Setup of oak:
==> flow/design.v <==
module DCT(input clk,
           input signed[11:0]a0,a1,a2,a3,a4,a5,a6,a7,
           output reg signed[11:0]b0,b1,b2,b3,b4,b5,b6,b7);
  wire [11:0] c1 = 12'b011111011000;
  wire [11:0] c2 = 12'b011101100100;
  wire [11:0] c3 = 12'b011010100110;
  wire [11:0] c4 = 12'b010110101000;
  wire [11:0] c5 = 12'b010001110001;
  wire [11:0] c6 = 12'b001100001111;
  wire [11:0] c7 = 12'b000110001111;
  wire signed [11:0] f07,f0_7,f16,f1_6,f25,f2_5,f34,f3_4;
  wire signed [11:0] f0734,f07_34,f1625,f16_25;
  wire signed [11:0] sum,diff;
  wire signed [11:0] x0,x1,x2,x3,x4,x5,x6,x7;
  wire signed[23:0]m8,m9,m10,m11,m12,m13,m14,m15,m16,m17,m18,m19,m20,m21,m22,m23,m24,m25,m26,m27;
  wire signed [23:0] m0,m1,m2,m3,m4,m5,m6,m7;
  reg [11:0] r0[7:0],r1[7:0],r2[7:0],r3[7:0],r4[7:0],r5[7:0],r6[7:0],r7 [7:0];
  wire [2:0] count = 0;
  add_sub B1(f07,f0_7,a0,a7);
  add_sub B2(f16,f1_6,a1,a6);
  add_sub B3(f25,f2_5,a2,a5);
  add_sub B4(f34,f3_4,a3,a4);
  add_sub B5(f0734,f07_34,f07,f34);
  add_sub B6(f1625,f16_25,f16,f25);
  add_sub B7(sum,diff,f0734,f1625);
  multiplier M1(m0,sum,c4);
  multiplier M2(m4,diff,c4);
  multiplier M3(m8,f07_34,c2);
  multiplier M4(m9,f16_25,c6);
  assign m2 = m8+m9;
  multiplier M5(m10,f07_34,c6);
  multiplier M6(m11,f16_25,c2);
  assign m6 = m10-m11;
  multiplier M7(m12,f0_7,c1);
  multiplier M8(m13,f0_7,c3);
  multiplier M9(m14,f0_7,c5);
  multiplier M10(m15,f0_7,c7);
  multiplier M11(m16,f1_6,c1);
  multiplier M12(m17,f1_6,c3);
  multiplier M13(m18,f1_6,c5);
  multiplier M14(m19,f1_6,c7);
  multiplier M15(m20,f2_5,c1);
  multiplier M16(m21,f2_5,c3);
  multiplier M17(m22,f2_5,c5);
  multiplier M18(m23,f2_5,c7);
  multiplier M19(m24,f3_4,c1);
  multiplier M20(m25,f3_4,c3);
  multiplier M21(m26,f3_4,c5);
  multiplier M22(m27,f3_4,c7);
  assign m1 = m12+m17+m22+m27;
  assign m3 = m13-m19-m20-m26;
  assign m5 = m14-m16+m23+m25;
  assign m7 = m15-m18+m21-m24;
  assign x0 = m0>>12;
  assign x1 = m1>>12;
  assign x2 = m2>>12;
  assign x3 = m3>>12;  
  assign x4 = m4>>12;
  assign x5 = m5>>12;
  assign x6 = m6>>12;
  assign x7 = m7>>12;
  always @(posedge clk)begin
    {b0,b1,b2,b3,b4,b5,b6,b7} <= {x0,x1,x2,x3,x4,x5,x6,x7};
  end
endmodule
module add_sub(
  output reg [11:0] sum,diff,                                           
  input [11:0] x,y                                                      
    );
always @(x or y)
begin
  sum=x+y;
  diff=x-y;
end
endmodule
module multiplier(
  output reg [23:0]out,
  input signed[11:0] x,y
);
  always @(x,y)begin
    out = x*y;
  end
endmodule
module block_mem(input clk,reset,wr,
		 input [11:0] in1,in2,in3,in4,in5,in6,in7,in8,
                 output reg [11:0] out0,out1,out2,out3,out4,out5,out6,out7
		);
  reg [11:0] mem_block[63:0];
reg [2:0] x,y;
  always@(posedge clk)
begin
	if(reset)
	begin
		x=0;
		y=0;
	end
	else if(wr==1)
	begin
      mem_block[(x*8)+0]<= in1;
      mem_block[(x*8)+1]<= in2;
      mem_block[(x*8)+2]<= in3;
      mem_block[(x*8)+3]<= in4;
      mem_block[(x*8)+4]<= in5;
      mem_block[(x*8)+5]<= in6;
      mem_block[(x*8)+6]<= in7;
      mem_block[(x*8)+7]<= in8;
		x<=x+1;
	end
  else if(wr==1'b0)
	begin
		out0 <=mem_block[y];
      out1 <=mem_block[8+y];
      out2 <=mem_block[16+y];
      out3 <=mem_block[24+y];
      out4 <=mem_block[32+y];
      out5 <=mem_block[40+y];
      out6 <=mem_block[48+y];
      out7 <=mem_block[56+y];
		y<= y+1;
	end
end
endmodule
module Full_DCT(input clk,wr_1,wr_2,reset,
           input [11:0]a0,a1,a2,a3,a4,a5,a6,a7,
           output signed[11:0]b0,b1,b2,b3,b4,b5,b6,b7);
  wire [11:0] r0,r1,r2,r3,r4,r5,r6,r7;
  DCT uut(clk,a0,a1,a2,a3,a4,a5,a6,a7,r0,r1,r2,r3,r4,r5,r6,r7);
  reg [11:0] R0,R1,R2,R3,R4,R5,R6,R7;
  wire [11:0] m10,m11,m12,m13,m14,m15,m16,m17;
  wire [11:0] m20,m21,m22,m23,m24,m25,m26,m27;
  reg dwr_1,dwr_2;
  always @(posedge clk)begin
    dwr_1 <= wr_1;
  end
  block_mem M1(clk,reset,dwr_1,
               r0,r1,r2,r3,r4,r5,r6,r7,
		       m10,m11,m12,m13,m14,m15,m16,m17
		      );
  always @(*) begin
    case(dwr_1)
      1'b0 : begin
            R0 = m10;
            R1 = m11;
            R2 = m12;
            R3 = m13;
            R4 = m14;
            R5 = m15;
            R6 = m16;
            R7 = m17;
      end
      default :begin
            R0 = 0;
            R1 = 0;
            R2 = 0;
            R3 = 0;
            R4 = 0;
            R5 = 0;
            R6 = 0;
            R7 = 0;
      end
      endcase
  end
  DCT uut1(clk,R0,R1,R2,R3,R4,R5,R6,R7,b0,b1,b2,b3,b4,b5,b6,b7);
endmodule
clock: 12.3 ns
lec_check: 0
cap_margin: 20
core_aspect_ratio: 0.53
core_margin: 2
core_utilization: 70
cts_cluster_size: 37
place_density_lb_addon: 0.18
setup_slack_margin: 2.23
slew_margin: 20
run.sh (not shown) runs the stock make flow with config.mk's settings and CLKGATE_MAP_FILE=.
The flow for oak finished, though final verification flagged setup timing.
--- input diff oak..pine ---
Settings: a deleted PLACE_DENSITY_LB_ADDON that had been 0.18; a change of CORE_UTILIZATION from 70 to 72; a deleted SETUP_SLACK_MARGIN that had been 2.23; a deleted CTS_CLUSTER_SIZE that had been 37; an added CTS_CLUSTER_DIAMETER of 98; a deleted CORE_ASPECT_RATIO that had been 0.53; a change of the clock period (ns, I/O delays scaled along) from 12.3 to 10.3.
### Flow results
pine did not finish; a tool error ended it in global routing (5_1_grt). The effective utilization at floorplan in pine was higher than what oak gave. pine ended with less chip area than oak. Looking at oak and pine, the cell area after synthesis is a wash.
Setup changes, pine to birch
Settings: clearing CTS_CLUSTER_DIAMETER, which used to be 98; swapping 72 for 44 in CORE_UTILIZATION; swapping 10.3 for 7.56 in the clock period (ns, I/O delays scaled along).
==> comparison <==
Buffer count from post-CTS setup fixing (higher): pine. The synthesized cell count was comparable across birch and pine. Relative to pine, routability congestion estimate decreased by 0.088 in birch. Reported for birch and pine, async set or reset register ratio after synthesis turned out identical to the last digit. Re post-cts hold-fix buffer tally: no difference whatsoever between birch and pine. birch — setup slack at placement 1.97 ns lower, pine as reference. Instance area after placement of birch exceeds that of pine by a few percent. [birch vs pine] die area: higher in birch. pine did not run to completion, as it errored out during global routing (5_1_grt). In birch the implementation completed, yet the final layout does not meet the checks, the culprit being setup timing.
[inputs] maple vs birch
Settings: CORE_UTILIZATION changed from 44 to 9; the clock period (ns, I/O delays scaled along) changed from 7.56 to 19.7.
Notes after the runs:
Total routing resource utilization after global routing in maple vs birch: down 23 points
Buffers inserted during post-CTS setup optimization: maple < birch
Routed wire length ends up higher on birch.
Summary of birch and maple: one run falls short of a clean finish, namely birch.
The final report for birch shows a completed flow and a layout that fails verification, specifically setup timing.
On largest net degree at the start of global routing: maple sits above birch.
Going from birch to maple, number of DRC markers in iteration 0 saw an increase; maximum fanout encountered on the critical timing path moved up.
Inputs modified between maple and cedar:
Settings: CORE_UTILIZATION: 9 -> 68; MAX_ROUTING_LAYER: unset -> met4; CTS_CLUSTER_DIAMETER: unset -> 210; ABC_AREA: unset -> 1; the clock period (ns, I/O delays scaled along): 19.7 -> 7.12.
### Flow results
cedar: aborted in global routing (5_1_grt) (tool error)
Diff maple -> cedar: adder-cell share of the synthesized area fell by 1.7 points, number of distinct library cells after synthesis fell 23, die outline area fell 86%.
Comparing netlist area before placement for maple and cedar, the smaller number came from maple.
The post-cts gate resize count of cedar exceeds that of maple by 1,087.
The run showing the greater AND-OR/OR-AND share of the synthesized area is cedar.


RTL: the design.v shown in full above, as it stands there.
Settings: LEC_CHECK=0, CAP_MARGIN=20, CORE_MARGIN=2, CORE_UTILIZATION=58, SLEW_MARGIN=20; clock period 13.9 ns.
The first run finished clean.
Next try:
- CORE_UTILIZATION: 58 -> 57
- SETUP_SLACK_MARGIN: not set -> 2.23
- clock period: 13.9 -> 11.9 ns (I/O delays scaled with it)
After rerunning:
- The changed run finished with negative setup slack left
- cell area increases by 9.4%
- worst setup slack gets worse by 820 ps
- synthesized area does not change
- count of clock-buffer cells in the layout decreases by 1
- non-clock buffer count increases by 1308
- first-iteration DRC count increases by 7.6%
Next try:
- CORE_UTILIZATION: 57 -> 23
- SETUP_SLACK_MARGIN: 2.23 -> not set
- clock period: 11.9 -> 14.5 ns (I/O delays scaled with it)
=> The changed run completed without violations. Non-clock buffer count falls by 1700. Setup slack gains 1000 ps. Register-to-register slack gets better by 790 ps.


// Full_DCT: RTL as listed in full above, without the edits since
make LEC_CHECK=0 CAP_MARGIN=20 CORE_MARGIN=7 CORE_UTILIZATION=67 CTS_CLUSTER_DIAMETER=270 MAX_ROUTING_LAYER=met4 PLACE_DENSITY=0.63 SLEW_MARGIN=30 TNS_END_PERCENT=90 finish   # period 8.19 ns
The starting point failed in global routing (5_1_grt).
Next try:
- CORE_MARGIN: 7 -> 2
- CORE_UTILIZATION: 67 -> 40
- CTS_CLUSTER_DIAMETER: 270 -> default
- MAX_ROUTING_LAYER: met4 -> default
- PLACE_DENSITY: 0.63 -> default
- SLEW_MARGIN: 30 -> 20
- TNS_END_PERCENT: 90 -> default
- clock period: 8.19 -> 14.5 ns (I/O delays scaled with it)
Result:
- The new run went through all stages and came out clean
- synthesized cell count does not change
- synthesized area stays the same
- die size rose by 60%
Next try:
- CORE_UTILIZATION: 40 -> 65
- SETUP_SLACK_MARGIN: default -> -0.83
- clock period: 14.5 -> 10.4 ns (I/O delays scaled with it)
Result:
- The new run never finished: it broke off in global routing (5_1_grt) (GRT-0116)
- die size drops by 38%
- synthesized area is unchanged
- synthesized cell count stays the same
